==> flow/design.v <==
module cache(
    clk,
    proc_reset,
    proc_read,
    proc_write,
    proc_addr,
    proc_wdata,
    proc_stall,
    proc_rdata,
    mem_read,
    mem_write,
    mem_addr,
    mem_rdata,
    mem_wdata,
    mem_ready
);
    input          clk;
    input          proc_reset;
    input          proc_read, proc_write;
    input   [29:0] proc_addr;
    input   [31:0] proc_wdata;
    output 	reg        proc_stall;
    output  reg [31:0] proc_rdata;
    input  [127:0] mem_rdata;
    input          mem_ready;
    output   reg    mem_read, mem_write;
    output reg [27:0] mem_addr;
    output reg [127:0] mem_wdata;
    wire [1:0]read_and_write;
	assign read_and_write = {proc_read , proc_write};
	reg [127:0]block_0, block_1, block_2, block_3, block_4, block_5, block_6, block_7,block;
	reg [127:0]block_next_0, block_next_1, block_next_2, block_next_3, block_next_4, block_next_5, block_next_6, block_next_7, block_next;
	reg [7:0]dirty;
	reg [7:0]dirty_next;
	reg [7:0]valid;
	reg [7:0]valid_next;
	reg [24:0]tag_0, tag_1, tag_2, tag_3, tag_4, tag_5, tag_6, tag_7;
	reg [24:0]tag_next_0, tag_next_1, tag_next_2, tag_next_3, tag_next_4, tag_next_5, tag_next_6, tag_next_7;
	reg [31:0] block_to_read;
	reg [127:0]block_to_write;
	reg [24:0]tag;
	reg [1:0]block_offset;
	reg dirty_now;
	reg valid_now;
	reg [31:0] proc_wdata_place;
	reg [1:0] state, next_state;						 
	reg hit, stall;
	always@(*)							 
	begin
		case (proc_addr[4:2])
			3'b000:
				begin
					tag = tag_0;
					dirty_now = dirty[0];
					valid_now = valid[0];
					block = block_0;
				end
			3'b001:
				begin
					tag = tag_1;
					dirty_now = dirty[1];
					valid_now = valid[1];
					block = block_1;
				end
			3'b010:
				begin
					tag = tag_2;
					dirty_now = dirty[2];
					valid_now = valid[2];
					block = block_2;
				end
			3'b011:
				begin
					tag = tag_3;
					dirty_now = dirty[3];
					valid_now = valid[3];
					block = block_3;
				end
			3'b100:
				begin
					tag = tag_4;
					dirty_now = dirty[4];
					valid_now = valid[4];
					block = block_4;
				end
			3'b101:
				begin
					tag = tag_5;
					dirty_now = dirty[5];
					valid_now = valid[5];
					block = block_5;
				end
			3'b110:
				begin
					tag = tag_6;
					dirty_now = dirty[6];
					valid_now = valid[6];
					block = block_6;
				end
			3'b111:
				begin
					tag = tag_7;
					dirty_now = dirty[7];
					valid_now = valid[7];
					block = block_7;
				end
		endcase
	end
	always@(*)					 
	begin
		if (proc_read)
		begin
		case(proc_addr[1:0])
			2'b00:
				begin
					block_to_read = block[31:0];
				end
			2'b01:
				begin
					block_to_read = block[63:32];
				end
			2'b10:
				begin
					block_to_read = block[95:64];
				end
			2'b11:
				begin
					block_to_read = block[127:96];
				end
			endcase
		end
		else
		begin
			block_to_read = 32'b0;
		end
	end
	always@(*)					 
	begin
		if (proc_write)
		begin
			case (proc_addr[1:0])
			2'b00:
				begin
					block_to_write = {block[127:32], proc_wdata};
				end
			2'b01:
				begin
					block_to_write = {block[127:64], proc_wdata, block[31:0]};
				end
			2'b10:
				begin
					block_to_write = {block[127:96], proc_wdata, block[63:0]};
				end
			2'b11:
				begin
					block_to_write = {proc_wdata , block[95:0]};
				end
			endcase
		end
		else
		begin
			block_to_write = 128'd0;
		end
	end
	always@(*)					 
	begin
		if (valid_now && ~state[1] && ~state[0] && (proc_addr[29:5] == tag ))
			begin
				hit = 1'b1;
				stall = 1'b0;
			end
		else
			begin
				hit = 1'b0;
				stall = 1'b1;
			end
	end
	always@(*)					 
	begin
		case (state)
			2'b00:				 
				begin
					tag_next_0 = tag_0;
					tag_next_1 = tag_1;
					tag_next_2 = tag_2;
					tag_next_3 = tag_3;
					tag_next_4 = tag_4;
					tag_next_5 = tag_5;
					tag_next_6 = tag_6;
					tag_next_7 = tag_7;
					if (proc_write && hit)
						begin
							case(proc_addr[4:2])
								3'b000:
									begin
										valid_next = valid;
										dirty_next = dirty;
										valid_next[0] = 1'b1;
										dirty_next[0] = 1'b1;
										block_next_0 = block_to_write;
										block_next_1 = block_1;
										block_next_2 = block_2;
										block_next_3 = block_3;
										block_next_4 = block_4;
										block_next_5 = block_5;
										block_next_6 = block_6;
										block_next_7 = block_7;
									end
								3'b001:
									begin
										valid_next = valid;
										dirty_next = dirty;
										valid_next[1] = 1'b1;
										dirty_next[1] = 1'b1;
										block_next_0 = block_0;
										block_next_1 = block_to_write;
										block_next_2 = block_2;
										block_next_3 = block_3;
										block_next_4 = block_4;
										block_next_5 = block_5;
										block_next_6 = block_6;
										block_next_7 = block_7;
									end
								3'b010:
									begin
										valid_next = valid;
										dirty_next = dirty;
										valid_next[2] = 1'b1;
										dirty_next[2] = 1'b1;
										block_next_0 = block_0;
										block_next_1 = block_1;
										block_next_2 = block_to_write;
										block_next_3 = block_3;
										block_next_4 = block_4;
										block_next_5 = block_5;
										block_next_6 = block_6;
										block_next_7 = block_7;
									end
								3'b011:
									begin
										valid_next = valid;
										dirty_next = dirty;
										valid_next[3] = 1'b1;
										dirty_next[3] = 1'b1;
										block_next_0 = block_0;
										block_next_1 = block_1;
										block_next_2 = block_2;
										block_next_3 = block_to_write;
										block_next_4 = block_4;
										block_next_5 = block_5;
										block_next_6 = block_6;
										block_next_7 = block_7;
									end
								3'b100:
									begin
										valid_next = valid;
										dirty_next = dirty;
										valid_next[4] = 1'b1;
										dirty_next[4] = 1'b1;
										block_next_0 = block_0;
										block_next_1 = block_1;
										block_next_2 = block_2;
										block_next_3 = block_3;
										block_next_4 = block_to_write;
										block_next_5 = block_5;
										block_next_6 = block_6;
										block_next_7 = block_7;
									end
								3'b101:
									begin
										valid_next = valid;
										dirty_next = dirty;
										valid_next[5] = 1'b1;
										dirty_next[5] = 1'b1;
										block_next_0 = block_0;
										block_next_1 = block_1;
										block_next_2 = block_2;
										block_next_3 = block_3;
										block_next_4 = block_4;
										block_next_5 = block_to_write;
										block_next_6 = block_6;
										block_next_7 = block_7;
									end
								3'b110:
									begin
										valid_next = valid;
										dirty_next = dirty;
										valid_next[6] = 1'b1;
										dirty_next[6] = 1'b1;
										block_next_0 = block_0;
										block_next_1 = block_1;
										block_next_2 = block_2;
										block_next_3 = block_3;
										block_next_4 = block_4;
										block_next_5 = block_5;
										block_next_6 = block_to_write;
										block_next_7 = block_7;
									end
								3'b111:
									begin
										valid_next = valid;
										dirty_next = dirty;
										valid_next[7] = 1'b1;
										dirty_next[7] = 1'b1;
										block_next_0 = block_0;
										block_next_1 = block_1;
										block_next_2 = block_2;
										block_next_3 = block_3;
										block_next_4 = block_4;
										block_next_5 = block_5;
										block_next_6 = block_6;
										block_next_7 = block_to_write;
									end
								endcase
						end
					else
						begin
							valid_next = valid;
							dirty_next = dirty;
							block_next_0 = block_0;
							block_next_1 = block_1;
							block_next_2 = block_2;
							block_next_3 = block_3;
							block_next_4 = block_4;
							block_next_5 = block_5;
							block_next_6 = block_6;
							block_next_7 = block_7;
						end
				end
			2'b01:					 
				begin
					valid_next = valid;
					dirty_next = dirty;				
					tag_next_0 = tag_0;
					tag_next_1 = tag_1;
					tag_next_2 = tag_2;
					tag_next_3 = tag_3;
					tag_next_4 = tag_4;
					tag_next_5 = tag_5;
					tag_next_6 = tag_6;
					tag_next_7 = tag_7;
					block_next_0 = block_0;
					block_next_1 = block_1;
					block_next_2 = block_2;
					block_next_3 = block_3;
					block_next_4 = block_4;
					block_next_5 = block_5;
					block_next_6 = block_6;
					block_next_7 = block_7;
				end
			2'b10:			 
				begin
					case (proc_addr[4:2])
						3'b000:
							begin
							valid_next = valid;
							dirty_next = dirty;
							valid_next[0] = 1'b1;
							dirty_next[0] = 1'b0;
							tag_next_0 = proc_addr[29:5];
							tag_next_1 = tag_1;
							tag_next_2 = tag_2;
							tag_next_3 = tag_3;
							tag_next_4 = tag_4;
							tag_next_5 = tag_5;
							tag_next_6 = tag_6;
							tag_next_7 = tag_7;
							block_next_0 = mem_rdata;
							block_next_1 = block_1;
							block_next_2 = block_2;
							block_next_3 = block_3;
							block_next_4 = block_4;
							block_next_5 = block_5;
							block_next_6 = block_6;
							block_next_7 = block_7;
							end
						3'b001:
							begin
							valid_next = valid;
							dirty_next = dirty;
							valid_next[1] = 1'b1;
							dirty_next[1] = 1'b0;
							tag_next_0 = tag_0;
							tag_next_1 = proc_addr[29:5];
							tag_next_2 = tag_2;
							tag_next_3 = tag_3;
							tag_next_4 = tag_4;
							tag_next_5 = tag_5;
							tag_next_6 = tag_6;
							tag_next_7 = tag_7;
							block_next_0 = block_0;
							block_next_1 = mem_rdata;
							block_next_2 = block_2;
							block_next_3 = block_3;
							block_next_4 = block_4;
							block_next_5 = block_5;
							block_next_6 = block_6;
							block_next_7 = block_7;	
							end
						3'b010:
							begin
							valid_next = valid;
							dirty_next = dirty;
							valid_next[2] = 1'b1;
							dirty_next[2] = 1'b0;
							tag_next_0 = tag_0;
							tag_next_1 = tag_1;
							tag_next_2 = proc_addr[29:5];
							tag_next_3 = tag_3;
							tag_next_4 = tag_4;
							tag_next_5 = tag_5;
							tag_next_6 = tag_6;
							tag_next_7 = tag_7;
							block_next_0 = block_0;
							block_next_1 = block_1;
							block_next_2 = mem_rdata;
							block_next_3 = block_3;
							block_next_4 = block_4;
							block_next_5 = block_5;
							block_next_6 = block_6;
							block_next_7 = block_7;	
							end
						3'b011:
							begin
							valid_next = valid;
							dirty_next = dirty;
							valid_next[3] = 1'b1;
							dirty_next[3] = 1'b0;
							tag_next_0 = tag_0;
							tag_next_1 = tag_1;
							tag_next_2 = tag_2;
							tag_next_3 = proc_addr[29:5];
							tag_next_4 = tag_4;
							tag_next_5 = tag_5;
							tag_next_6 = tag_6;
							tag_next_7 = tag_7;
							block_next_0 = block_0;
							block_next_1 = block_1;
							block_next_2 = block_2;
							block_next_3 = mem_rdata;
							block_next_4 = block_4;
							block_next_5 = block_5;
							block_next_6 = block_6;
							block_next_7 = block_7;	
							end
						3'b100:
							begin
							valid_next = valid;
							dirty_next = dirty;
							valid_next[4] = 1'b1;
							dirty_next[4] = 1'b0;
							tag_next_0 = tag_0;
							tag_next_1 = tag_1;
							tag_next_2 = tag_2;
							tag_next_3 = tag_3;
							tag_next_4 = proc_addr[29:5];
							tag_next_5 = tag_5;
							tag_next_6 = tag_6;
							tag_next_7 = tag_7;
							block_next_0 = block_0;
							block_next_1 = block_1;
							block_next_2 = block_2;
							block_next_3 = block_3;
							block_next_4 = mem_rdata;
							block_next_5 = block_5;
							block_next_6 = block_6;
							block_next_7 = block_7;	
							end
						3'b101:
							begin
							valid_next = valid;
							dirty_next = dirty;
							valid_next[5] = 1'b1;
							dirty_next[5] = 1'b0;
							tag_next_0 = tag_0;
							tag_next_1 = tag_1;
							tag_next_2 = tag_2;
							tag_next_3 = tag_3;
							tag_next_4 = tag_4;
							tag_next_5 = proc_addr[29:5];
							tag_next_6 = tag_6;
							tag_next_7 = tag_7;
							block_next_0 = block_0;
							block_next_1 = block_1;
							block_next_2 = block_2;
							block_next_3 = block_3;
							block_next_4 = block_4;
							block_next_5 = mem_rdata;
							block_next_6 = block_6;
							block_next_7 = block_7;	
							end
						3'b110:
							begin
							valid_next = valid;
							dirty_next = dirty;
							valid_next[6] = 1'b1;
							dirty_next[6] = 1'b0;
							tag_next_0 = tag_0;
							tag_next_1 = tag_1;
							tag_next_2 = tag_2;
							tag_next_3 = tag_3;
							tag_next_4 = tag_4;
							tag_next_5 = tag_5;
							tag_next_6 = proc_addr[29:5];
							tag_next_7 = tag_7;
							block_next_0 = block_0;
							block_next_1 = block_1;
							block_next_2 = block_2;
							block_next_3 = block_3;
							block_next_4 = block_4;
							block_next_5 = block_5;
							block_next_6 = mem_rdata;
							block_next_7 = block_7;	
							end
						3'b111:
							begin
							valid_next = valid;
							dirty_next = dirty;
							valid_next[7] = 1'b1;
							dirty_next[7] = 1'b0;
							tag_next_0 = tag_0;
							tag_next_1 = tag_1;
							tag_next_2 = tag_2;
							tag_next_3 = tag_3;
							tag_next_4 = tag_4;
							tag_next_5 = tag_5;
							tag_next_6 = tag_6;
							tag_next_7 = proc_addr[29:5];
							block_next_0 = block_0;
							block_next_1 = block_1;
							block_next_2 = block_2;
							block_next_3 = block_3;
							block_next_4 = block_4;
							block_next_5 = block_5;
							block_next_6 = block_6;
							block_next_7 = mem_rdata;					
							end
					endcase
				end
			2'b11:					 
				begin
					valid_next = valid;
					dirty_next = dirty;				
					tag_next_0 = tag_0;
					tag_next_1 = tag_1;
					tag_next_2 = tag_2;
					tag_next_3 = tag_3;
					tag_next_4 = tag_4;
					tag_next_5 = tag_5;
					tag_next_6 = tag_6;
					tag_next_7 = tag_7;
					block_next_0 = block_0;
					block_next_1 = block_1;
					block_next_2 = block_2;
					block_next_3 = block_3;
					block_next_4 = block_4;
					block_next_5 = block_5;
					block_next_6 = block_6;
					block_next_7 = block_7;
				end
			endcase	
	end
	always@(*)					 
	begin
		case(state)
			2'b00:				 
				begin
					proc_stall = stall;
					mem_read = 1'b0;
					mem_write= 1'b0;
					mem_addr = 28'b0;
					mem_wdata= 128'b0;
					if (proc_read && hit)
						begin
							proc_rdata = block_to_read;
						end
					else
						begin
							proc_rdata = 32'b0;
						end
				end
			2'b01:				 
				begin
					proc_stall = 1'b1;
					proc_rdata = 32'b0;
					mem_read = 1'b0;
					mem_write= 1'b1;
					mem_addr = {tag , proc_addr[4:2]};
					mem_wdata= block;
				end
			2'b10:				 
				begin
					proc_stall = 1'b1;
					proc_rdata = 32'b0;
					mem_read = 1'b1;
					mem_write= 1'b0;
					mem_addr = proc_addr[29:2];					
					mem_wdata=128'b0;
				end
			2'b11:
				begin
					proc_stall = 1'b1;
					proc_rdata = 32'b0;
					mem_read = 1'b1;
					mem_write= 1'b0;
					mem_addr = proc_addr[29:2];					
					mem_wdata=128'b0;
				end
		endcase
	end
	always@(*)						 
	begin
		case(state)
			2'b00:					 
				begin
					if (hit)
						begin
							next_state = 2'b00;
						end
					else if (dirty_now)
						begin
							next_state = 2'b01;
						end
					else
						begin
							next_state = 2'b10;
						end
				end
			2'b01:					 
				begin
					if (mem_ready)
						begin
						next_state = 2'b10;
						end
					else
						begin
						next_state = 2'b01;
						end
				end
			2'b10:					 
				begin
					if (mem_ready)
						begin
							next_state = 2'b00;
						end
					else
						begin
							next_state = 2'b10;
						end
				end
			2'b11:
				begin
					next_state = 2'b11;
				end
			endcase
	end
always@( posedge clk or posedge proc_reset ) begin
    if( proc_reset ) begin
			state <= 2'b00;
			block_0 <= 128'b0;
			block_1 <= 128'b0;
			block_2 <= 128'b0;
			block_3 <= 128'b0;
			block_4 <= 128'b0;
			block_5 <= 128'b0;
			block_6 <= 128'b0;
			block_7 <= 128'b0;
			valid <= 8'd0;
			dirty <= 8'd0;
			tag_0 <= 25'd0;
			tag_1 <= 25'd0;
			tag_2 <= 25'd0;
			tag_3 <= 25'd0;
			tag_4 <= 25'd0;
			tag_5 <= 25'd0;
			tag_6 <= 25'd0;
			tag_7 <= 25'd0;
    end
    else begin
		valid <= valid_next;
		dirty <= dirty_next;
		tag_0 <= tag_next_0;
		tag_1 <= tag_next_1;
		tag_2 <= tag_next_2;
		tag_3 <= tag_next_3;
		tag_4 <= tag_next_4;
		tag_5 <= tag_next_5;
		tag_6 <= tag_next_6;
		tag_7 <= tag_next_7;
		state <= next_state;
		block_0 <= block_next_0;
		block_1 <= block_next_1;
		block_2 <= block_next_2;
		block_3 <= block_next_3;
		block_4 <= block_next_4;
		block_5 <= block_next_5;
		block_6 <= block_next_6;
		block_7 <= block_next_7;
    end
end
endmodule
==> flow/run.sh <==
#!/bin/bash
# the make line also repeats each setting of config.mk as NAME=value (left out here)
make -C /OpenROAD-flow-scripts/flow DESIGN_CONFIG=/design/flow/config.mk WORK_HOME=/design/flow/orfs CLKGATE_MAP_FILE= finish
==> flow/config.mk <==
export PLATFORM = sky130hd
export DESIGN_NAME = cache
export DESIGN_NICKNAME = cache
export VERILOG_FILES = /design/flow/design.v
export SDC_FILE = /design/flow/constraint.sdc
export NUM_CORES = 4
export LEC_CHECK = 0
export CAP_MARGIN = 15
export CORE_MARGIN = 2
export CORE_UTILIZATION = 70
export CTS_CLUSTER_DIAMETER = 29
export CTS_CLUSTER_SIZE = 37
export SETUP_SLACK_MARGIN = 0.78
export SLEW_MARGIN = 20
==> flow/constraint.sdc <==
create_clock -name core_clock -period 4.83 [get_ports {clk}]
set_input_delay 0.9660 -clock core_clock [delete_from_list [all_inputs] [get_ports {clk}]]
set_output_delay 0.9660 -clock core_clock [all_outputs]
set_load 0.01 [all_outputs]
==> results of run 1 <==
==> repair_timing <==
item	4_1_cts
setup endpoints to repair	1149
endpoints found under the hold margin	0
buffers inserted	81
pin swaps	62
gates cloned	21
resized	612
==> metal layers <==
layer  overflow  GRT usage
met1         86      0.914
met2        712       1.01
met3         80      0.857
met4        475      0.968
met5          6      0.661
==> through the flow <==
step	hold slack, ns	util	setup WS (ns)
after CTS	0.479	0.947	-0.0722
after detailed placement	0.466	0.821	-0.622
after global placement	0.448	0.821	-0.608
after floorplan	0.433	-	-13.30
==> impl_metrics.yaml, run 1 <==
# physical design summary
status:
  status: "stopped before the end"
  flow.stopped_at: "global routing (5_1_grt)"
  error_line: "[ERROR GRT-0232] Routing congestion too high. Check the congestion heatmap in the GUI."
synthesis:
  ys_cells: 5074
  synth-xor-area-share: 0.00288
  yosysWarnings: 1
  yosys.stat.chipArea_mm2: 0.0608
  most_common_cell: "dfrtp_1"
  synth_top_flop_cell: "dfrtp_1"
  numSynthFlops: 1242
  syn_area_mm2: 0.0608
  largest_area_cell: "dfrtp_1"
  synth_seq_share: 0.511
  fp_nets: 5269
  synth.mux.area_fraction: 0.284
  synth_cell_types: 70
  ys_sh_simple: 0.0599
  aoi_share: 0.103
  common_cells: "1242 x dfrtp_1, 943 x mux2_2, 355 x nor2_1"
  edf_count: 0
  adder_share: 0
  logic_family: "multiplexers"
  avgSynthCellArea_um2: 12.0
  synthArstFlopShare: 1.00
  synthTopCellsByArea: "dfrtp_1 51%, mux2_2 17%, mux2_1 5.9%"
  syn_inst: 5074
  top_area_frac: 0.511
cts:
  cts_buffers: 238
  cts_root_buf: "clkbuf_16"
  postCtsHoldBufs: 0
  htreeDepth: 4
  cts_sinks: 1242
  clockBufferDepth: 3
place:
  placedCellCount: 6900
  placed_area_mm2: 0.0709
  post-dp-hpwl_um: 151000
  gp_congestion: 1.03
  place.port_buffers: 385
floorplan:
  num_rows: 108
  coreArea_mm2: 0.0863
  die_y_um: 299
  die_width_um: 299
  pin_count: 386
  die_area_mm2: 0.0892
  initCoreUtil: 0.704
global_routing:
  grt_usage: 0.931
  grt_overflow_total: 1359
==> run 2: changes to the inputs <==
- CAP_MARGIN: 15 -> 20
- CELL_PAD_IN_SITES_DETAIL_PLACEMENT: not set -> 1
- CELL_PAD_IN_SITES_GLOBAL_PLACEMENT: not set -> 2
- CORE_MARGIN: 2 -> 8
- CORE_UTILIZATION: 70 -> 67
- CTS_CLUSTER_DIAMETER: 29 -> not set
- CTS_CLUSTER_SIZE: 37 -> not set
- GPL_ROUTABILITY_DRIVEN: not set -> 0
- MIN_ROUTING_LAYER: not set -> met2
- PLACE_DENSITY_LB_ADDON: not set -> 0.15
- SETUP_SLACK_MARGIN: 0.78 -> 1.68
- clock period: 4.83 -> 11.1 ns (I/O delays scaled with it)
==> run 2 against run 1 <==
Effect of this change: the run fails in global placement without I/O (3_1_place_gp_skip_io); synthesized area stayed put; synthesized cell count stayed put; die size is 13% higher.
==> impl_metrics.yaml, run 2 <==
# physical design summary
synthesis:
  synth-xor-area-share: 0.00288
  synth_cell_types: 70
  synth_top_flop_cell: "dfrtp_1"
  synthArstFlopShare: 1.00
  numSynthFlops: 1242
  synth.mux.area_fraction: 0.284
  ys_cells: 5074
  edf_count: 0
  syn_inst: 5074
  yosys.stat.chipArea_mm2: 0.0608
  synthTopCellsByArea: "dfrtp_1 51%, mux2_2 17%, mux2_1 5.9%"
  adder_share: 0
  syn_area_mm2: 0.0608
  ys_sh_simple: 0.0599
  yosysWarnings: 1
  most_common_cell: "dfrtp_1"
  aoi_share: 0.103
  logic_family: "multiplexers"
  avgSynthCellArea_um2: 12.0
  fp_nets: 5269
  largest_area_cell: "dfrtp_1"
  common_cells: "1242 x dfrtp_1, 943 x mux2_2, 355 x nor2_1"
  top_area_frac: 0.511
  synth_seq_share: 0.511
status:
  error_line: "[ERROR FLW-0024] Place density exceeds 1.0 (current PLACE_DENSITY_LB_ADDON =  0.15). Please check if the value of  PLACE_DENSITY_LB_ADDON is between 0 and 0.99."
  status: "stopped before the end"
  flow.stopped_at: "global placement without I/O (3_1_place_gp_skip_io)"
floorplan:
  initCoreUtil: 0.675
  die_area_mm2: 0.101
  die_y_um: 317
  coreArea_mm2: 0.0900
  num_rows: 110
  die_width_um: 317
==> run 3: changes to the inputs <==
- CAP_MARGIN: 20 -> 5
- CELL_PAD_IN_SITES_DETAIL_PLACEMENT: 1 -> not set
- CELL_PAD_IN_SITES_GLOBAL_PLACEMENT: 2 -> not set
- CORE_MARGIN: 8 -> 2
- CORE_UTILIZATION: 67 -> 70
- CTS_CLUSTER_SIZE: not set -> 37
- GPL_ROUTABILITY_DRIVEN: 0 -> not set
- MIN_ROUTING_LAYER: met2 -> not set
- PLACE_DENSITY_LB_ADDON: 0.15 -> not set
- SETUP_SLACK_MARGIN: 1.68 -> not set
- clock period: 11.1 -> 4.83 ns (I/O delays scaled with it)
==> run 3 against run 2 <==
Effect of this change: now fails the layout checks on setup timing; synthesized cell count unchanged; synthesized area unchanged; die size shrank 11%.
==> impl_metrics.yaml, run 3 <==
# implementation run metrics
power:
  powerComb_mw: 16.1
  p_comb_frac: 0.364
  clockPowerShare: 0.232
  cellInternalPower_mw: 28.9
  vdd_drop_max_uv: 442
  power_mw: 44.2
  powerClk_mw: 10.2
  switching_share: 0.347
  pwr-share-seq: 0.405
  switching_power_mw: 15.3
  power.density_mw_per_mm2: 584
  power_leader: "sequential cells"
  p_leak_nw: 34.2
  seq-power_mw: 17.9
worst_setup_path:
  crit_top_cell: "buf_12"
  startpoint: "proc_addr[2]"
  r2r_slack_ns: 0.85
  r2r-end: "block_7[114]$_DFFE_PP0P_"
  worst_r2r_path_depth: 15
  r2r_start: "tag_7[24]$_DFFE_PP0P_"
  cp_slowest_cell: "nor4_2"
  end_kind: "output port"
  crit_end: "proc_rdata[10]"
  arrival_ns: 4.10
  cp_max_fo: 9
  path_delay_family: "simple AND/OR/NAND/NOR gates"
  crit_type: "in -> out"
  critPathMaxStageDelay_ns: 0.47
  worst_ep_required_time_ns: 3.86
  crit_path_start_kind: "primary input"
  critPathBufInv: 7
  path_cells: "buf_12 -> buf_6 -> nor2b_4 -> a221oi_1 -> o22a_1 -> xnor2_1 -> nor4_2 -> buf_4 -> and3_4 -> and4_4 -> nand3_4 -> buf_12 -> buf_16 -> buf_12 -> nor2b_4 -> buf_6"
  crit_cells: 16
layout:
  fillers: 4131
  utilization: 0.876
  area_delta_synth_final_pct: 24.5
  fin_nets: 6090
synthesis:
  ys_sh_simple: 0.0599
  synthArstFlopShare: 1.00
  avgSynthCellArea_um2: 12.0
  synth-xor-area-share: 0.00288
  synth_top_flop_cell: "dfrtp_1"
  ys_cells: 5074
  fp_nets: 5269
  top_area_frac: 0.511
  synth_seq_share: 0.511
  largest_area_cell: "dfrtp_1"
  synth_cell_types: 70
  numSynthFlops: 1242
  logic_family: "multiplexers"
  aoi_share: 0.103
  yosysWarnings: 1
  yosys.stat.chipArea_mm2: 0.0608
  synthTopCellsByArea: "dfrtp_1 51%, mux2_2 17%, mux2_1 5.9%"
  syn_area_mm2: 0.0608
  most_common_cell: "dfrtp_1"
  common_cells: "1242 x dfrtp_1, 943 x mux2_2, 355 x nor2_1"
  edf_count: 0
  synth.mux.area_fraction: 0.284
  adder_share: 0
  syn_inst: 5074
floorplan:
  die_area_mm2: 0.0892
  die_y_um: 299
  coreArea_mm2: 0.0863
  die_width_um: 299
  initCoreUtil: 0.704
  num_rows: 108
  pin_count: 386
final_timing:
  fin_crit_ns: 5.06
  fin_worst_skew_ns: 0.0239
  drv_slew: 0
  worstMarginPinSlew_ns: 1.22
  finalSetupTns_ns: -4.00
  rsz0062_at_grt: "true"
  fin_ws_ns: -0.235
  whs_ns: 0.477
  period_used_share: 1.05
  setup_viol: 35
  relSlewSlack: 0.175
  max_freq_ghz: 0.197
  hold_viol: 0
route:
  ant_nets: 0
  wl_um: 229000
  vias_per_cell: 6.99
  dr.pass1.iters: 6
  met3_length_um: 33600
  first_iter_violations: 6875
  met2WireLength_um: 96800
  wire_per_inst_um: 32.0
  vias: 50000
  wl_met1_um: 79300
  routed.top_layer: "met5"
  drc_errors: 0
flow_run:
  tool_warnings: 41
  drv_cap: 0
cts:
  cts_tree: "yes"
  clockBufferDepth: 3
  postCtsHoldBufs: 0
  cts_root_buf: "clkbuf_16"
  htreeDepth: 4
  clk_latency_ns: 0.76
  clk_pin_slew_worst_paths_ns: 0.06
  cts_buffers: 131
  cts_sinks: 1242
place:
  place.port_buffers: 385
  post-dp-hpwl_um: 151000
  gp_congestion: 1.03
  post-place-ws_ns: -0.622
hold_path:
  hp-start: "block_4[6]$_DFFE_PP0P_"
  worstHoldPathCells: 1
  min_to: "block_4[6]$_DFFE_PP0P_"
  hold_class: "reg -> reg"
global_routing:
  grt_pass1_vias: 51400
  grt_overflow_total: 0
  grt_usage: 0.511
  antenna_found_initial: 21
  grt_pass1_wl_um: 335000
  grt_max_degree: 148
status:
  status: "finished with violations"
  check.faults: "setup timing"
==> run 3: layout make-up <==
type / count / area, µm² / share of cell area
repair buffers: 1119 / 10900 / 0.144
inverters: 27 / 120 / 0.00159
multi-input cells: 3374 / 27800 / 0.368
clock buffers: 203 / 4030 / 0.0532
diodes: 7 / 17.5 / 0.000232
clock inverters: 26 / 274 / 0.00362
flip-flops and latches: 1242 / 31100 / 0.411
well taps: 1155 / 1450 / 0.0191
==> run 3: timing repair <==
item	in CTS	in global routing
pin swaps	8	7
gates resized	163	36
gates cloned	3	1
buffers inserted	9	4
endpoints found under the setup margin	33	35
==> run 3: metrics by stage <==
| stage | cell area [µm²] | std cells |
|---|---|---|
| after floorplan | 60800 | 5074 |
| after global placement | 70900 | 6900 |
| after detailed placement | 70900 | 6900 |
| after CTS | 75500 | 7141 |
| after global routing | 75600 | 7148 |
| final | 75700 | 7153 |
==> run 3: per-layer routing <==
| metal | GRT usage | up-vias |
|---|---|---|
| li1 | - | 20000 |
| met4 | 0.349 | 24 |
| met5 | 0 | - |
| met3 | 0.211 | 1103 |
| met1 | 0.643 | 25100 |
| met2 | 0.724 | 3750 |
==> run 4: changes to the inputs <==
- CELL_PAD_IN_SITES_DETAIL_PLACEMENT: not set -> 0
- CELL_PAD_IN_SITES_GLOBAL_PLACEMENT: not set -> 0
- CORE_UTILIZATION: 70 -> 71
- CTS_CLUSTER_DIAMETER: not set -> 30
- CTS_CLUSTER_SIZE: 37 -> 16
- GPL_ROUTABILITY_DRIVEN: not set -> 1
- PLACE_DENSITY: not set -> 0.64
- SETUP_SLACK_MARGIN: not set -> 0.72
- TNS_END_PERCENT: not set -> 55
==> run 4 against run 3 <==
Effect of this change: the run now fails in global routing (5_1_grt); synthesized area unchanged; die size down 1.4%; synthesized cell count unchanged.
==> impl_metrics.yaml, run 4 <==
# physical design summary
synthesis:
  synth_seq_share: 0.511
  synth-xor-area-share: 0.00288
  syn_inst: 5074
  fp_nets: 5269
  ys_cells: 5074
  synth.mux.area_fraction: 0.284
  common_cells: "1242 x dfrtp_1, 943 x mux2_2, 355 x nor2_1"
  aoi_share: 0.103
  largest_area_cell: "dfrtp_1"
  avgSynthCellArea_um2: 12.0
  top_area_frac: 0.511
  logic_family: "multiplexers"
  ys_sh_simple: 0.0599
  synth_cell_types: 70
  yosys.stat.chipArea_mm2: 0.0608
  syn_area_mm2: 0.0608
  adder_share: 0
  synthTopCellsByArea: "dfrtp_1 51%, mux2_2 17%, mux2_1 5.9%"
  synth_top_flop_cell: "dfrtp_1"
  yosysWarnings: 1
  numSynthFlops: 1242
  edf_count: 0
  most_common_cell: "dfrtp_1"
  synthArstFlopShare: 1.00
floorplan:
  die_y_um: 297
  num_rows: 107
  initCoreUtil: 0.715
  pin_count: 386
  die_area_mm2: 0.0880
  die_width_um: 297
  coreArea_mm2: 0.0850
global_routing:
  grt_usage: 0.744
  grt_overflow_total: 9
cts:
  htreeDepth: 4
  cts_root_buf: "clkbuf_16"
  cts_buffers: 221
  clockBufferDepth: 3
  postCtsHoldBufs: 0
  cts_sinks: 1242
place:
  place.port_buffers: 385
  gp_congestion: 1.00
  post-place-ws_ns: -0.492
  post-dp-hpwl_um: 149000
  placedCellCount: 6902
status:
  error_line: "[ERROR GRT-0116] Global routing finished with congestion. Check the congestion regions in the DRC Viewer."
  flow.stopped_at: "global routing (5_1_grt)"
  status: "stopped before the end"
==> run 4: routing by layer <==
layer	GRT overflow	GRT usage
met1	0	0.753
met2	6	0.906
met4	3	0.712
met3	0	0.598
met5	0	0.290
==> run 4: metrics by stage <==
stage           util  TNS (ns)  instance area (µm²)
2_1_floorplan      -         -                60800
3_3_place_gp   0.835     -9.47                71000
3_5_place_dp   0.835    -12.26                71000
4_1_cts        0.952    -0.366                80900
==> run 4: what timing repair did <==
action / in CTS
pin swaps: 49
gates cloned: 14
endpoints found under the setup margin: 167
buffers inserted: 82
resized: 483
==> run 5: changes to the inputs <==
- ABC_AREA: not set -> 1
- CAP_MARGIN: 5 -> 0
- CELL_PAD_IN_SITES_DETAIL_PLACEMENT: 0 -> 2
- CELL_PAD_IN_SITES_GLOBAL_PLACEMENT: 0 -> not set
- CORE_ASPECT_RATIO: not set -> 1.1
- CORE_UTILIZATION: 71 -> 40
- CTS_CLUSTER_DIAMETER: 30 -> not set
- CTS_CLUSTER_SIZE: 16 -> not set
- GPL_ROUTABILITY_DRIVEN: 1 -> not set
- HOLD_SLACK_MARGIN: not set -> 0.07
- PLACE_DENSITY: 0.64 -> 0.37
- SETUP_SLACK_MARGIN: 0.72 -> not set
- SLEW_MARGIN: 20 -> 25
- TNS_END_PERCENT: 55 -> not set
- clock period: 4.83 -> 10.0 ns (I/O delays scaled with it)
==> run 5 against run 4 <==
Effect of this change: now clean on timing, DRC and antenna; die size grew 81%; synthesized cell count up 56%; synthesized area grew 2.7%.
==> impl_metrics.yaml, run 5 <==
# implementation run metrics
power:
  pwr-share-seq: 0.400
  switching_power_mw: 9.22
  switching_share: 0.420
  clockPowerShare: 0.252
  p_leak_nw: 35.7
  powerComb_mw: 7.63
  p_comb_frac: 0.347
  seq-power_mw: 8.80
  power_leader: "sequential cells"
  vdd_drop_max_uv: 580
  powerClk_mw: 5.54
  cellInternalPower_mw: 12.7
  power.density_mw_per_mm2: 302
place:
  place.port_buffers: 385
  post-dp-hpwl_um: 201000
  gp_congestion: 0.909
  placed_area_mm2: 0.0678
  post-place-ws_ns: 1.32
synthesis:
  most_common_cell: "nand3_1"
  yosys.stat.chipArea_mm2: 0.0624
  syn_inst: 7940
  syn_area_mm2: 0.0624
  synthTopCellsByArea: "dfrtp_1 50%, nand3_1 17%, nand2_1 12%"
  largest_area_cell: "dfrtp_1"
  synth.mux.area_fraction: 0
  synth_top_flop_cell: "dfrtp_1"
  ys_sh_simple: 0.333
  ys_cells: 7940
  synth-xor-area-share: 0
  logic_family: "simple AND/OR/NAND/NOR gates"
  edf_count: 0
  numSynthFlops: 1242
  top_area_frac: 0.498
  avgSynthCellArea_um2: 7.86
  synth_seq_share: 0.498
  fp_nets: 8135
  synthArstFlopShare: 1.00
  yosysWarnings: 1
  aoi_share: 0.108
  common_cells: "2126 x nand3_1, 2071 x nand2_1, 1242 x dfrtp_1"
  synth_cell_types: 35
  adder_share: 0
floorplan:
  pin_count: 386
  num_rows: 152
  initCoreUtil: 0.401
  die_area_mm2: 0.159
  die_y_um: 418
  coreArea_mm2: 0.156
  die_width_um: 381
cts:
  clockBufferDepth: 3
  post_cts_resized: 0
  htreeDepth: 4
  clk_pin_slew_worst_paths_ns: 0.06
  cts_sinks: 1242
  postCtsHoldBufs: 0
  cts_root_buf: "clkbuf_16"
  cts_tree: "yes"
  cts_buffers: 148
  cts_setup_buffers: 0
  clk_latency_ns: 0.83
global_routing:
  grt_pass1_wl_um: 499000
  grt_usage: 0.421
  grt_overflow_total: 0
  grt_pass1_vias: 71800
  antenna_found_initial: 27
  grt_max_degree: 211
worst_setup_path:
  startpoint: "proc_addr[2]"
  critPathBufInv: 6
  crit_cells: 13
  r2r-end: "block_3[51]$_DFFE_PP0P_"
  cp_max_fo: 68
  r2r_slack_ns: 5.52
  critPathMaxStageDelay_ns: 0.70
  worst_r2r_path_depth: 12
  path_delay_family: "buffers and inverters"
  crit_path_start_kind: "primary input"
  worst_ep_required_time_ns: 8.00
  crit_top_cell: "o22ai_1"
  end_kind: "output port"
  crit_type: "in -> out"
  path_cells: "buf_2 -> inv_2 -> buf_4 -> nand3_1 -> inv_8 -> buf_12 -> a22oi_1 -> nand4_1 -> o21ai_0 -> o22ai_1 -> o22ai_1 -> nor2_1 -> clkdlybuf4s50_1"
  arrival_ns: 7.03
  crit_end: "proc_rdata[4]"
  cp_slowest_cell: "o22ai_1"
final_timing:
  fin_crit_ns: 9.03
  hold_viol: 0
  fin_ws_ns: 0.967
  fin_worst_skew_ns: 0.0322
  relSlewSlack: 0.103
  setup_viol: 0
  rsz0062_at_grt: "false"
  worstMarginPinSlew_ns: 1.35
  drv_slew: 0
  whs_ns: 0.483
  period_used_share: 0.903
  finalSetupTns_ns: 0
  max_freq_ghz: 0.111
flow_run:
  tool_warnings: 76
  drv_cap: 0
layout:
  fin_area_mm2: 0.0727
  utilization: 0.467
  fin_nets: 8117
  area_delta_synth_final_pct: 16.5
route:
  wl_um: 339000
  wire_per_inst_um: 33.5
  ant_nets: 0
  drc_errors: 0
  vias_per_cell: 6.60
  dr.pass1.iters: 6
  first_iter_violations: 7104
  vias: 66900
status:
  status: "timing/DRC/antenna clean"
hold_path:
  worstHoldPathCells: 2
  hp-start: "tag_0[4]$_DFFE_PP0P_"
  hold_class: "reg -> reg"
  min_to: "tag_0[4]$_DFFE_PP0P_"
[run 5: through the flow]
step,instances,power (mW)
2_1_floorplan,7940,13.1
3_3_place_gp,9848,15.7
3_5_place_dp,9850,16.2
4_1_cts,10100,21.8
5_1_grt,10100,23.1
6_report,10100,22.0
[run 5: final cells by class]
type | instances | area (µm²)
clock inverters | 36 | 322
inverters | 141 | 624
well taps | 2079 | 2600
repair buffers | 582 | 5860
flip-flops and latches | 1242 | 31100
multi-input cells | 5807 | 27700
diodes | 6 | 15.0
clock buffers | 230 | 4490
fillers | 17300 | 82900
[run 5: metal layers]
layer | vias to the layer above | part of all wire | GRT usage
met3 | 919 | 0.090 | 0.0944
li1 | 27300 | - | -
met5 | - | 0.00048 | 0
met4 | 24 | 0.064 | 0.251
met1 | 35300 | 0.40 | 0.549
met2 | 3328 | 0.44 | 0.640
==> run 6: changes to the inputs <==
- ABC_AREA: 1 -> not set
- CAP_MARGIN: 0 -> 5
- CELL_PAD_IN_SITES_DETAIL_PLACEMENT: 2 -> not set
- CORE_ASPECT_RATIO: 1.1 -> not set
- CORE_UTILIZATION: 40 -> 72
- CTS_CLUSTER_SIZE: not set -> 36
- HOLD_SLACK_MARGIN: 0.07 -> not set
- MAX_ROUTING_LAYER: not set -> met4
- PLACE_DENSITY: 0.37 -> 0.67
- SETUP_SLACK_MARGIN: not set -> 1.43
- SLEW_MARGIN: 25 -> 20
- TNS_END_PERCENT: not set -> 5
- clock period: 10.0 -> 4.83 ns (I/O delays scaled with it)
==> run 6 against run 5 <==
Effect of this change: the run now fails in global routing (5_1_grt); synthesized cell count is 36% lower; die size decreased by 45%; synthesized area is 2.6% lower.
==> impl_metrics.yaml, run 6 <==
# physical design summary
cts:
  postCtsHoldBufs: 0
  cts_root_buf: "clkbuf_16"
  cts_buffers: 121
  clockBufferDepth: 3
  htreeDepth: 3
  cts_sinks: 1242
status:
  status: "stopped before the end"
  flow.stopped_at: "global routing (5_1_grt)"
synthesis:
  edf_count: 0
  yosysWarnings: 1
  synthArstFlopShare: 1.00
  ys_sh_simple: 0.0599
  syn_inst: 5074
  fp_nets: 5269
  syn_area_mm2: 0.0608
  adder_share: 0
  ys_cells: 5074
  synthTopCellsByArea: "dfrtp_1 51%, mux2_2 17%, mux2_1 5.9%"
  most_common_cell: "dfrtp_1"
  synth.mux.area_fraction: 0.284
  aoi_share: 0.103
  synth_top_flop_cell: "dfrtp_1"
  top_area_frac: 0.511
  synth-xor-area-share: 0.00288
  numSynthFlops: 1242
  largest_area_cell: "dfrtp_1"
  synth_cell_types: 70
  synth_seq_share: 0.511
  common_cells: "1242 x dfrtp_1, 943 x mux2_2, 355 x nor2_1"
  avgSynthCellArea_um2: 12.0
  yosys.stat.chipArea_mm2: 0.0608
  logic_family: "multiplexers"
place:
  placedCellCount: 6823
  post-dp-hpwl_um: 151000
  gp_congestion: 1.04
  place.port_buffers: 385
floorplan:
  initCoreUtil: 0.727
  coreArea_mm2: 0.0836
  pin_count: 386
  die_width_um: 295
  die_area_mm2: 0.0868
  die_y_um: 295
  num_rows: 106
run 6: stage by stage:
stage	hold WS (ns)	instance area, µm²	setup WS (ns)	power (mW)
CTS	0.474	77300	0.0629	43.8
global placement	0.448	70900	-0.412	32.1
detailed placement	0.455	70900	-0.483	33.0
floorplan	0.433	60800	-13.30	26.3
run 6: timing repair:
action                      CTS
cloned                       23
setup endpoints to repair  1220
pin swaps                    58
resized                     526
buffers inserted             87
==> run 7: changes to the inputs <==
- CAP_MARGIN: 5 -> 20
- CORE_UTILIZATION: 72 -> 49
- CTS_CLUSTER_SIZE: 36 -> not set
- MAX_ROUTING_LAYER: met4 -> not set
- PLACE_DENSITY: 0.67 -> 0.5
- SETUP_SLACK_MARGIN: 1.43 -> 1.72
- TNS_END_PERCENT: 5 -> not set
- clock period: 4.83 -> 6.01 ns (I/O delays scaled with it)
==> run 7 against run 6 <==
Effect of this change: die size grew 46%; now clean on timing, DRC and antenna; synthesized area unchanged; synthesized cell count is the same.
==> impl_metrics.yaml, run 7 <==
# implementation run metrics
status:
  status: "timing/DRC/antenna clean"
route:
  ant_nets: 0
  wl_um: 256000
  drc_errors: 0
  vias: 48200
  dr.pass1.iters: 5
  vias_per_cell: 6.35
  first_iter_violations: 5299
  wire_per_inst_um: 33.8
power:
  powerComb_mw: 12.9
  powerClk_mw: 8.93
  cellInternalPower_mw: 23.6
  switching_share: 0.346
  p_leak_nw: 35.7
  power.density_mw_per_mm2: 457
  switching_power_mw: 12.4
  seq-power_mw: 14.2
  power_leader: "sequential cells"
  pwr-share-seq: 0.394
  clockPowerShare: 0.248
  power_mw: 36.0
  vdd_drop_max_uv: 362
  p_comb_frac: 0.358
synthesis:
  yosys.stat.chipArea_mm2: 0.0608
  synthArstFlopShare: 1.00
  aoi_share: 0.103
  ys_sh_simple: 0.0599
  synth_cell_types: 70
  logic_family: "multiplexers"
  synth_seq_share: 0.511
  synth.mux.area_fraction: 0.284
  yosysWarnings: 1
  syn_area_mm2: 0.0608
  synth-xor-area-share: 0.00288
  edf_count: 0
  avgSynthCellArea_um2: 12.0
  ys_cells: 5074
  numSynthFlops: 1242
  adder_share: 0
  syn_inst: 5074
  fp_nets: 5269
  common_cells: "1242 x dfrtp_1, 943 x mux2_2, 355 x nor2_1"
  most_common_cell: "dfrtp_1"
  largest_area_cell: "dfrtp_1"
  synthTopCellsByArea: "dfrtp_1 51%, mux2_2 17%, mux2_1 5.9%"
  synth_top_flop_cell: "dfrtp_1"
  top_area_frac: 0.511
floorplan:
  coreArea_mm2: 0.123
  pin_count: 386
  die_y_um: 356
  die_width_um: 356
  die_area_mm2: 0.127
  num_rows: 129
  initCoreUtil: 0.493
final_timing:
  period_used_share: 0.901
  hold_viol: 0
  fin_crit_ns: 5.41
  drv_slew: 0
  relSlewSlack: 0.210
  fin_worst_skew_ns: 0.0305
  setup_viol: 0
  worstMarginPinSlew_ns: 1.18
  fin_ws_ns: 0.595
  max_freq_ghz: 0.185
  rsz0062_at_grt: "true"
  finalSetupTns_ns: 0
worst_setup_path:
  path_cells: "clkbuf_16 -> buf_12 -> nor2b_4 -> buf_4 -> a32oi_1 -> o21ai_0 -> o22ai_1 -> xnor2_1 -> nor4_2 -> and4_4 -> nand3_4 -> buf_6 -> buf_12 -> buf_16 -> a211oi_2 -> buf_2"
  path_delay_family: "buffers and inverters"
  worst_ep_required_time_ns: 4.81
  r2r-end: "block_5[18]$_DFFE_PP0P_"
  crit_top_cell: "buf_12"
  crit_cells: 16
  cp_slowest_cell: "nor4_2"
  r2r_start: "tag_6[24]$_DFFE_PP0P_"
  startpoint: "proc_addr[4]"
  crit_type: "in -> out"
  crit_path_start_kind: "primary input"
  r2r_slack_ns: 2.22
  critPathMaxStageDelay_ns: 0.34
  critPathBufInv: 7
  worst_r2r_path_depth: 14
  end_kind: "output port"
  cp_max_fo: 14
  crit_end: "proc_rdata[7]"
  arrival_ns: 4.21
cts:
  cts_buffers: 142
  postCtsHoldBufs: 0
  cts_sinks: 1242
  cts_tree: "yes"
  clk_latency_ns: 0.80
  clk_pin_slew_worst_paths_ns: 0.06
  htreeDepth: 4
  clockBufferDepth: 3
  cts_root_buf: "clkbuf_16"
place:
  placed_area_mm2: 0.0685
  post-place-ws_ns: 0.0154
  place.port_buffers: 385
  placedCellCount: 7050
  post-dp-hpwl_um: 150000
  gp_congestion: 0.904
hold_path:
  hold_class: "reg -> reg"
  min_to: "valid[1]$_DFFE_PP0P_"
  hp-start: "valid[1]$_DFFE_PP0P_"
  worstHoldPathCells: 1
layout:
  instances_no_fill: 7585
  fin_nets: 6029
  area_delta_synth_final_pct: 29.6
  fin_area_mm2: 0.0788
  fillers: 9966
global_routing:
  grt_pass1_wl_um: 343000
  grt_pass1_vias: 46200
  grt_max_degree: 163
  antenna_found_initial: 17
  grt_overflow_total: 0
  grt_usage: 0.375
flow_run:
  drv_cap: 0
  tool_warnings: 49
## run 7: metal layers
layer  vias up  global-route usage  routed length, µm
met4        22               0.128              11400
met5         -                   0                297
li1      20000                   -                  -
met3       539              0.0875              25300
met2      2363               0.562             111000
met1     25300               0.535             108000
## run 7: what timing repair did
action	in CTS	in global routing
buffers inserted	44	176
gates cloned	16	41
pin swaps	29	108
resized	291	708
endpoints found under the setup margin	931	1035
endpoints found under the hold margin	0	0
## run 7: through the flow
stage,utilization,hold WS [ns]
6_report,0.639,0.475
5_1_grt,0.639,0.489
4_1_cts,0.605,0.470
3_5_place_dp,0.556,0.452
3_3_place_gp,0.556,0.449
2_1_floorplan,-,0.433
## run 7: cell type report
class                   count  area (µm²)  area share
clock inverters            39         589     0.00748
multi-input cells        3376       29100       0.369
repair buffers           1045       11700       0.148
clock buffers             213        4140      0.0526
diodes                      6        15.0    0.000191
well taps                1637        2050      0.0260
inverters                  27         145     0.00184
flip-flops and latches   1242       31100       0.394
==> run 8: changes to the inputs <==
- CORE_UTILIZATION: 49 -> 54
- PLACE_DENSITY: 0.5 -> not set
- PLACE_DENSITY_LB_ADDON: not set -> 0.13
- SETUP_SLACK_MARGIN: 1.72 -> 2.96
- clock period: 6.01 -> 10.0 ns (I/O delays scaled with it)
==> run 8 against run 7 <==
Effect of this change: non-clock buffer count fell by 471; sequential power fell by about 40%; largest power group unchanged; final area fell by 9.1%; core utilization barely moved; critical endpoint is now proc_rdata[5]; still clean on timing, DRC and antenna; routed wire length fell by 13%; worst setup slack improved by 2.3 ns; hold slack got worse by 0.0079 ns; sequential cell count did not move; synthesized area did not move.
==> impl_metrics.yaml, run 8 <==
# implementation run metrics
status:
  status: "timing/DRC/antenna clean"
floorplan:
  die_width_um: 339
  initCoreUtil: 0.543
  die_y_um: 339
  coreArea_mm2: 0.112
  num_rows: 123
  die_area_mm2: 0.115
  pin_count: 386
final_timing:
  setup_viol: 0
  fin_worst_skew_ns: 0.0207
  finalSetupTns_ns: 0
  relSlewSlack: 0.202
  hold_viol: 0
  worstMarginPinSlew_ns: 1.19
  drv_slew: 0
  rsz0062_at_grt: "true"
  max_freq_ghz: 0.140
  period_used_share: 0.712
  fin_crit_ns: 7.12
cts:
  clockBufferDepth: 3
  cts_root_buf: "clkbuf_16"
  postCtsHoldBufs: 0
  clk_pin_slew_worst_paths_ns: 0.06
  clk_latency_ns: 0.76
  htreeDepth: 4
  cts_sinks: 1242
  cts_buffers: 136
  cts_tree: "yes"
layout:
  comb_area_mm2: 0.0281
  seqCellArea_mm2: 0.0311
  utilization: 0.639
  area_delta_synth_final_pct: 17.8
  fillers: 8813
  fin_nets: 5552
synthesis:
  ys_sh_simple: 0.0599
  logic_family: "multiplexers"
  synth_top_flop_cell: "dfrtp_1"
  top_area_frac: 0.511
  most_common_cell: "dfrtp_1"
  synthArstFlopShare: 1.00
  synthTopCellsByArea: "dfrtp_1 51%, mux2_2 17%, mux2_1 5.9%"
  avgSynthCellArea_um2: 12.0
  synth-xor-area-share: 0.00288
  fp_nets: 5269
  aoi_share: 0.103
  adder_share: 0
  synth_seq_share: 0.511
  largest_area_cell: "dfrtp_1"
  synth_cell_types: 70
  yosysWarnings: 1
  common_cells: "1242 x dfrtp_1, 943 x mux2_2, 355 x nor2_1"
  ys_cells: 5074
  numSynthFlops: 1242
  synth.mux.area_fraction: 0.284
  syn_inst: 5074
  syn_area_mm2: 0.0608
  edf_count: 0
  yosys.stat.chipArea_mm2: 0.0608
power:
  cellInternalPower_mw: 13.4
  p_comb_frac: 0.334
  vdd_drop_max_uv: 223
  powerClk_mw: 5.04
  power_leader: "sequential cells"
  seq-power_mw: 8.49
  pwr-share-seq: 0.418
  switching_share: 0.339
  switching_power_mw: 6.89
  p_leak_nw: 31.4
  clockPowerShare: 0.248
  power_mw: 20.3
  powerComb_mw: 6.77
  power.density_mw_per_mm2: 284
flow_run:
  tool_warnings: 60
  drv_cap: 0
worst_setup_path:
  cp_max_fo: 8
  r2r_start: "tag_7[12]$_DFFE_PP0P_"
  crit_cells: 14
  worst_r2r_path_depth: 11
  critPathMaxStageDelay_ns: 0.35
  critPathBufInv: 5
  path_delay_family: "simple AND/OR/NAND/NOR gates"
  crit_type: "in -> out"
  crit_path_start_kind: "primary input"
  startpoint: "proc_addr[4]"
  worst_ep_required_time_ns: 8.00
  cp_slowest_cell: "a211oi_4"
  path_cells: "clkbuf_16 -> buf_4 -> and2_1 -> a221oi_2 -> o22a_1 -> xnor2_1 -> nor4_2 -> and3_4 -> and4_4 -> nand3_4 -> buf_12 -> buf_16 -> a211oi_4 -> buf_2"
  r2r-end: "block_4[31]$_DFFE_PP0P_"
  arrival_ns: 5.12
  end_kind: "output port"
  r2r_slack_ns: 5.12
  crit_end: "proc_rdata[5]"
route:
  wl_um: 222000
  drc_errors: 0
  ant_nets: 0
  vias: 45900
  dr.pass1.iters: 6
  vias_per_cell: 6.59
  wire_per_inst_um: 31.9
  first_iter_violations: 5209
place:
  place.port_buffers: 385
  post-dp-hpwl_um: 134000
  gp_congestion: 0.888
hold_path:
  min_to: "valid[2]$_DFFE_PP0P_"
  hp-start: "valid[2]$_DFFE_PP0P_"
  hold_class: "reg -> reg"
  worstHoldPathCells: 1
global_routing:
  grt_max_degree: 179
  grt_overflow_total: 0
  grt_pass1_wl_um: 322000
  grt_pass1_vias: 45500
  grt_usage: 0.383
  antenna_found_initial: 11
## run 8: per-layer routing
metal | up-vias | wire (µm) | track usage
li1 | 18900 | - | -
met1 | 23800 | 89600 | 0.530
met2 | 2538 | 96200 | 0.553
met3 | 567 | 24400 | 0.108
met4 | 12 | 12200 | 0.191
met5 | - | 82 | 0
## run 8: area by class of cell
cell class                      count  share of cell area
Clock inverter                     34             0.00426
Multi-Input combinational cell   3376               0.392
Clock buffer                      204              0.0575
Tap cell                         1500              0.0262
Sequential cell                  1242               0.434
Antenna cell                        9            0.000315
Timing Repair Buffer              574              0.0838
Inverter                           27             0.00168
## run 8: stage by stage
step | worst slack (ns) | cells | cell area [µm²] | hold slack, ns
2_1_floorplan | -9.16 | 5074 | 60800 | 0.433
3_3_place_gp | 1.04 | 6652 | 65600 | 0.459
3_5_place_dp | 0.975 | 6653 | 65700 | 0.458
4_1_cts | 2.93 | 6928 | 71100 | 0.472
5_1_grt | 2.87 | 6957 | 71600 | 0.488
6_report | 2.88 | 6966 | 71600 | 0.467
## run 8: repair_timing
item	in CTS	in global routing
gates cloned	12	4
pin swaps	20	23
setup endpoints to repair	142	37
endpoints found under the hold margin	0	0
resized	158	99
buffers inserted	25	22
==> run 9: changes to the inputs <==
- CAP_MARGIN: 20 -> 30
- CELL_PAD_IN_SITES_DETAIL_PLACEMENT: not set -> 0
- CELL_PAD_IN_SITES_GLOBAL_PLACEMENT: not set -> 0
- CORE_UTILIZATION: 54 -> 70
- CTS_CLUSTER_DIAMETER: not set -> 363
- CTS_CLUSTER_SIZE: not set -> 16
- GPL_ROUTABILITY_DRIVEN: not set -> 1
- HOLD_SLACK_MARGIN: not set -> -0.09
- PLACE_DENSITY: not set -> 0.64
- PLACE_DENSITY_LB_ADDON: 0.13 -> not set
- SETUP_SLACK_MARGIN: 2.96 -> 0.72
- TNS_END_PERCENT: not set -> 55
- clock period: 10.0 -> 4.83 ns (I/O delays scaled with it)
==> run 9 against run 8 <==
Effect of this change: critical path depth increased by 2; synthesized cell count unchanged; first-iteration DRC count is 64% higher; power rose by 110%; cell count rose by 3.2%; the layout now fails its checks (setup timing).
==> impl_metrics.yaml, run 9 <==
# implementation run metrics
power:
  powerComb_mw: 17.6
  vdd_drop_max_uv: 375
  power_leader: "sequential cells"
  pwr-share-seq: 0.424
  cellInternalPower_mw: 26.8
  clockPowerShare: 0.165
  power.density_mw_per_mm2: 554
  power_mw: 42.8
  p_leak_nw: 35.5
  switching_power_mw: 16.0
  p_comb_frac: 0.411
  switching_share: 0.374
  seq-power_mw: 18.2
  powerClk_mw: 7.05
synthesis:
  synth-xor-area-share: 0.00288
  yosysWarnings: 1
  synth_top_flop_cell: "dfrtp_1"
  aoi_share: 0.103
  avgSynthCellArea_um2: 12.0
  synthTopCellsByArea: "dfrtp_1 51%, mux2_2 17%, mux2_1 5.9%"
  largest_area_cell: "dfrtp_1"
  syn_area_mm2: 0.0608
  most_common_cell: "dfrtp_1"
  logic_family: "multiplexers"
  common_cells: "1242 x dfrtp_1, 943 x mux2_2, 355 x nor2_1"
  fp_nets: 5269
  synth_cell_types: 70
  adder_share: 0
  top_area_frac: 0.511
  yosys.stat.chipArea_mm2: 0.0608
  ys_cells: 5074
  syn_inst: 5074
  numSynthFlops: 1242
  synth.mux.area_fraction: 0.284
  synthArstFlopShare: 1.00
  synth_seq_share: 0.511
  edf_count: 0
  ys_sh_simple: 0.0599
hold_path:
  hold_class: "reg -> reg"
  min_to: "block_6[16]$_DFFE_PP0P_"
  hp-start: "block_6[16]$_DFFE_PP0P_"
  worstHoldPathCells: 1
cts:
  clockBufferDepth: 3
  cts_root_buf: "clkbuf_16"
  cts_sinks: 1242
  cts_tree: "yes"
  htreeDepth: 3
  cts_buffers: 87
  clk_pin_slew_worst_paths_ns: 0.07
  postCtsHoldBufs: 0
  clk_latency_ns: 0.70
place:
  gp_congestion: 1.03
  post-dp-hpwl_um: 151000
  placedCellCount: 6910
  place.port_buffers: 385
worst_setup_path:
  worst_r2r_path_depth: 16
  crit_top_cell: "buf_12"
  worst_ep_required_time_ns: 3.86
  startpoint: "proc_addr[2]"
  cp_max_fo: 9
  end_kind: "output port"
  cp_slowest_cell: "a221oi_1"
  critPathMaxStageDelay_ns: 0.37
  r2r_start: "tag_6[12]$_DFFE_PP0P_"
  path_delay_family: "simple AND/OR/NAND/NOR gates"
  r2r_slack_ns: 0.57
  r2r-end: "block_6[46]$_DFFE_PP0P_"
  arrival_ns: 3.98
  crit_type: "in -> out"
  crit_path_start_kind: "primary input"
  path_cells: "buf_12 -> buf_8 -> nor2b_4 -> buf_4 -> buf_4 -> o2bb2ai_1 -> a221oi_1 -> nor3_1 -> nor4_1 -> and3_4 -> and4_4 -> nand3_4 -> buf_12 -> buf_12 -> a211oi_2 -> buf_2"
  critPathBufInv: 7
  crit_cells: 16
  crit_end: "proc_rdata[12]"
global_routing:
  grtUsageMet1: 0.670
  grt_usage: 0.540
  grt_pass1_vias: 52800
  antenna_found_initial: 27
  grt_max_degree: 148
  grt_pass1_wl_um: 353000
  top_usage_layer: "met2"
  use_met3: 0.235
  grtUsageMet2: 0.744
  grt_overflow_total: 0
final_timing:
  fin_worst_skew_ns: 0.0380
  rsz0062_at_grt: "true"
  relSlewSlack: 0.265
  fin_ws_ns: -0.121
  max_freq_ghz: 0.202
  period_used_share: 1.03
  fin_crit_ns: 4.95
  hold_viol: 0
  drv_slew: 0
  worstMarginPinSlew_ns: 1.09
  setup_viol: 21
route:
  vias_per_cell: 7.44
  wl_um: 255000
  vias: 53500
  dr.pass1.iters: 10
  first_iter_violations: 8532
  wire_per_inst_um: 35.4
  drc_errors: 0
  ant_nets: 0
flow_run:
  drv_cap: 0
  tool_warnings: 38
floorplan:
  pin_count: 386
  coreArea_mm2: 0.0863
  die_width_um: 299
  die_y_um: 299
  initCoreUtil: 0.704
  num_rows: 108
  die_area_mm2: 0.0892
layout:
  fillers: 3680
  area_delta_synth_final_pct: 27.0
  fin_nets: 6208
  instances_no_fill: 7190
status:
  status: "finished with violations"
  check.faults: "setup timing"
[run 9: what timing repair did]
item	CTS	global route
buffers inserted	83	27
pin swaps	41	30
cloned	30	16
setup endpoints to repair	741	1178
gates resized	634	211
[run 9: cell type report]
class | count | area, µm² | area share
Inverter | 27 | 129 | 0.00167
Clock inverter | 7 | 91.3 | 0.00118
Tap cell | 1155 | 1450 | 0.0187
Antenna cell | 16 | 40.0 | 0.000519
Sequential cell | 1242 | 31100 | 0.403
Clock buffer | 88 | 2200 | 0.0285
Multi-Input combinational cell | 3375 | 28700 | 0.372
Timing Repair Buffer | 1280 | 13500 | 0.175
[run 9: per-stage QoR]
stage,hold slack (ns),area [µm²],TNS [ns],setup WS (ns),util
6_report,0.485,77200,-1.34,-0.121,0.894
5_1_grt,0.497,77200,-4.54,-0.220,0.894
4_1_cts,0.483,75800,-0.0298,-0.0183,0.878
3_5_place_dp,0.466,71000,-15.89,-0.571,0.822
3_3_place_gp,0.448,70900,-16.92,-0.608,0.821
2_1_floorplan,0.433,60800,-,-13.30,-
[run 9: metal layers]
layer | vias up | wire length, µm
met2 | 5143 | 103000
li1 | 20200 | -
met1 | 26300 | 82100
met5 | - | 365
met4 | 22 | 26400
met3 | 1816 | 42800
==> run 10: changes to the inputs <==
- CAP_MARGIN: 30 -> 15
- CELL_PAD_IN_SITES_DETAIL_PLACEMENT: 0 -> not set
- CELL_PAD_IN_SITES_GLOBAL_PLACEMENT: 0 -> not set
- CORE_UTILIZATION: 70 -> 72
- CTS_CLUSTER_DIAMETER: 363 -> not set
- CTS_CLUSTER_SIZE: 16 -> 10
- GPL_ROUTABILITY_DRIVEN: 1 -> not set
- HOLD_SLACK_MARGIN: -0.09 -> not set
- PLACE_DENSITY: 0.64 -> 0.5
- SETUP_SLACK_MARGIN: 0.72 -> 1.17
- TNS_END_PERCENT: 55 -> not set
- clock period: 4.83 -> 5.79 ns (I/O delays scaled with it)
==> run 10 against run 9 <==
Effect of this change: the run now finishes clean; combinational power is 23% lower; final area down 2.6%; hold slack got worse by 0.0076 ns; register-to-register slack improved by 0.92 ns; synthesized cell count stayed put; synthesized area did not move; via count decreased by 1.7%; sequential cell count stayed put; largest power group unchanged; routed wire length down 2.4%.
==> impl_metrics.yaml, run 10 <==
# implementation run metrics
worst_setup_path:
  crit_path_start_kind: "primary input"
  crit_type: "in -> out"
  critPathMaxStageDelay_ns: 0.51
  cp_max_fo: 8
  r2r_start: "tag_2[12]$_DFFE_PP0P_"
  arrival_ns: 4.29
  path_cells: "buf_16 -> buf_12 -> buf_4 -> mux2i_1 -> a211oi_1 -> o22ai_2 -> xnor2_2 -> nor4_2 -> and4_4 -> nand3_4 -> buf_8 -> buf_16 -> a211oi_2 -> buf_2"
  worst_r2r_path_depth: 13
  r2r-end: "block_0[109]$_DFFE_PP0P_"
  worst_ep_required_time_ns: 4.63
  crit_end: "proc_rdata[12]"
  startpoint: "proc_addr[2]"
  crit_top_cell: "buf_16"
  critPathBufInv: 6
  r2r_slack_ns: 1.49
  crit_cells: 14
  path_delay_family: "buffers and inverters"
  cp_slowest_cell: "a211oi_1"
  end_kind: "output port"
route:
  vias: 52600
  drc_errors: 0
  dr.pass1.iters: 9
  ant_nets: 0
  wire_per_inst_um: 36.3
  wl_um: 249000
  first_iter_violations: 7908
  vias_per_cell: 7.68
global_routing:
  grt_usage: 0.540
  grt_max_degree: 132
  antenna_found_initial: 33
  grt_overflow_total: 0
  grt_pass1_vias: 51400
  grt_pass1_wl_um: 339000
cts:
  cts_sinks: 1242
  htreeDepth: 4
  cts_root_buf: "clkbuf_16"
  clk_pin_slew_worst_paths_ns: 0.05
  clockBufferDepth: 3
  clk_latency_ns: 0.79
  cts_buffers: 143
  cts_tree: "yes"
synthesis:
  most_common_cell: "dfrtp_1"
  logic_family: "multiplexers"
  fp_nets: 5269
  yosys.stat.chipArea_mm2: 0.0608
  common_cells: "1242 x dfrtp_1, 943 x mux2_2, 355 x nor2_1"
  syn_area_mm2: 0.0608
  synth.mux.area_fraction: 0.284
  synth_seq_share: 0.511
  synth-xor-area-share: 0.00288
  ys_cells: 5074
  edf_count: 0
  synth_top_flop_cell: "dfrtp_1"
  syn_inst: 5074
  adder_share: 0
  aoi_share: 0.103
  top_area_frac: 0.511
  largest_area_cell: "dfrtp_1"
  ys_sh_simple: 0.0599
  avgSynthCellArea_um2: 12.0
  synth_cell_types: 70
  numSynthFlops: 1242
  synthArstFlopShare: 1.00
  synthTopCellsByArea: "dfrtp_1 51%, mux2_2 17%, mux2_1 5.9%"
  yosysWarnings: 1
power:
  switching_share: 0.366
  clockPowerShare: 0.224
  p_leak_nw: 34.7
  powerComb_mw: 13.6
  switching_power_mw: 13.6
  power_leader: "sequential cells"
  seq-power_mw: 15.2
  pwr-share-seq: 0.409
  powerClk_mw: 8.29
  vdd_drop_max_uv: 378
  cellInternalPower_mw: 23.5
  p_comb_frac: 0.367
  power.density_mw_per_mm2: 493
place:
  placedCellCount: 6519
  post-dp-hpwl_um: 139000
  placed_area_mm2: 0.0679
  gp_congestion: 1.00
  place.port_buffers: 385
floorplan:
  initCoreUtil: 0.727
  die_y_um: 295
  coreArea_mm2: 0.0836
  die_width_um: 295
  die_area_mm2: 0.0868
  num_rows: 106
  pin_count: 386
final_timing:
  relSlewSlack: 0.146
  fin_crit_ns: 5.45
  drv_slew: 0
  fin_worst_skew_ns: 0.0262
  setup_viol: 0
  whs_ns: 0.478
  hold_viol: 0
  worstMarginPinSlew_ns: 1.27
  max_freq_ghz: 0.184
  rsz0062_at_grt: "true"
  period_used_share: 0.941
  finalSetupTns_ns: 0
layout:
  instances_no_fill: 6847
  fin_nets: 5901
  utilization: 0.900
  fin_area_mm2: 0.0752
  area_delta_synth_final_pct: 23.7
  fillers: 3432
hold_path:
  min_to: "block_4[48]$_DFFE_PP0P_"
  worstHoldPathCells: 1
  hp-start: "block_4[48]$_DFFE_PP0P_"
  hold_class: "reg -> reg"
status:
  status: "timing/DRC/antenna clean"
flow_run:
  tool_warnings: 56
  drv_cap: 0
## run 10: per-layer routing
layer	wire length (µm)	global-route usage	up-vias
li1	-	-	19600
met1	78900	0.653	25800
met2	102000	0.758	5372
met3	41300	0.228	1788
met4	26300	0.431	26
met5	428	0	-
## run 10: layout make-up
class                           instances  area, µm²  share of cell area
Sequential cell                      1242      31100               0.413
Timing Repair Buffer                  917       9950               0.132
Multi-Input combinational cell       3375      28600               0.381
Antenna cell                           36       90.1             0.00120
Tap cell                             1080       1350              0.0180
Clock inverter                         10        169             0.00225
Inverter                               27        135             0.00180
Clock buffer                          160       3800              0.0505
## run 10: metrics by stage
step	power, mW	worst slack (ns)
2_1_floorplan	21.9	-12.53
3_3_place_gp	26.0	-0.0174
3_5_place_dp	26.7	-0.0300
4_1_cts	35.3	0.702
5_1_grt	38.0	0.397
6_report	37.0	0.342
## run 10: what timing repair did
item                       in CTS  in global routing
setup endpoints to repair     194                180
setup buffers                  31                 56
resized                       372                239
pin swaps                      33                 44
hold buffers                    0                  0
gates cloned                   23                 11
Power is estimated from default activity; no workload was simulated.
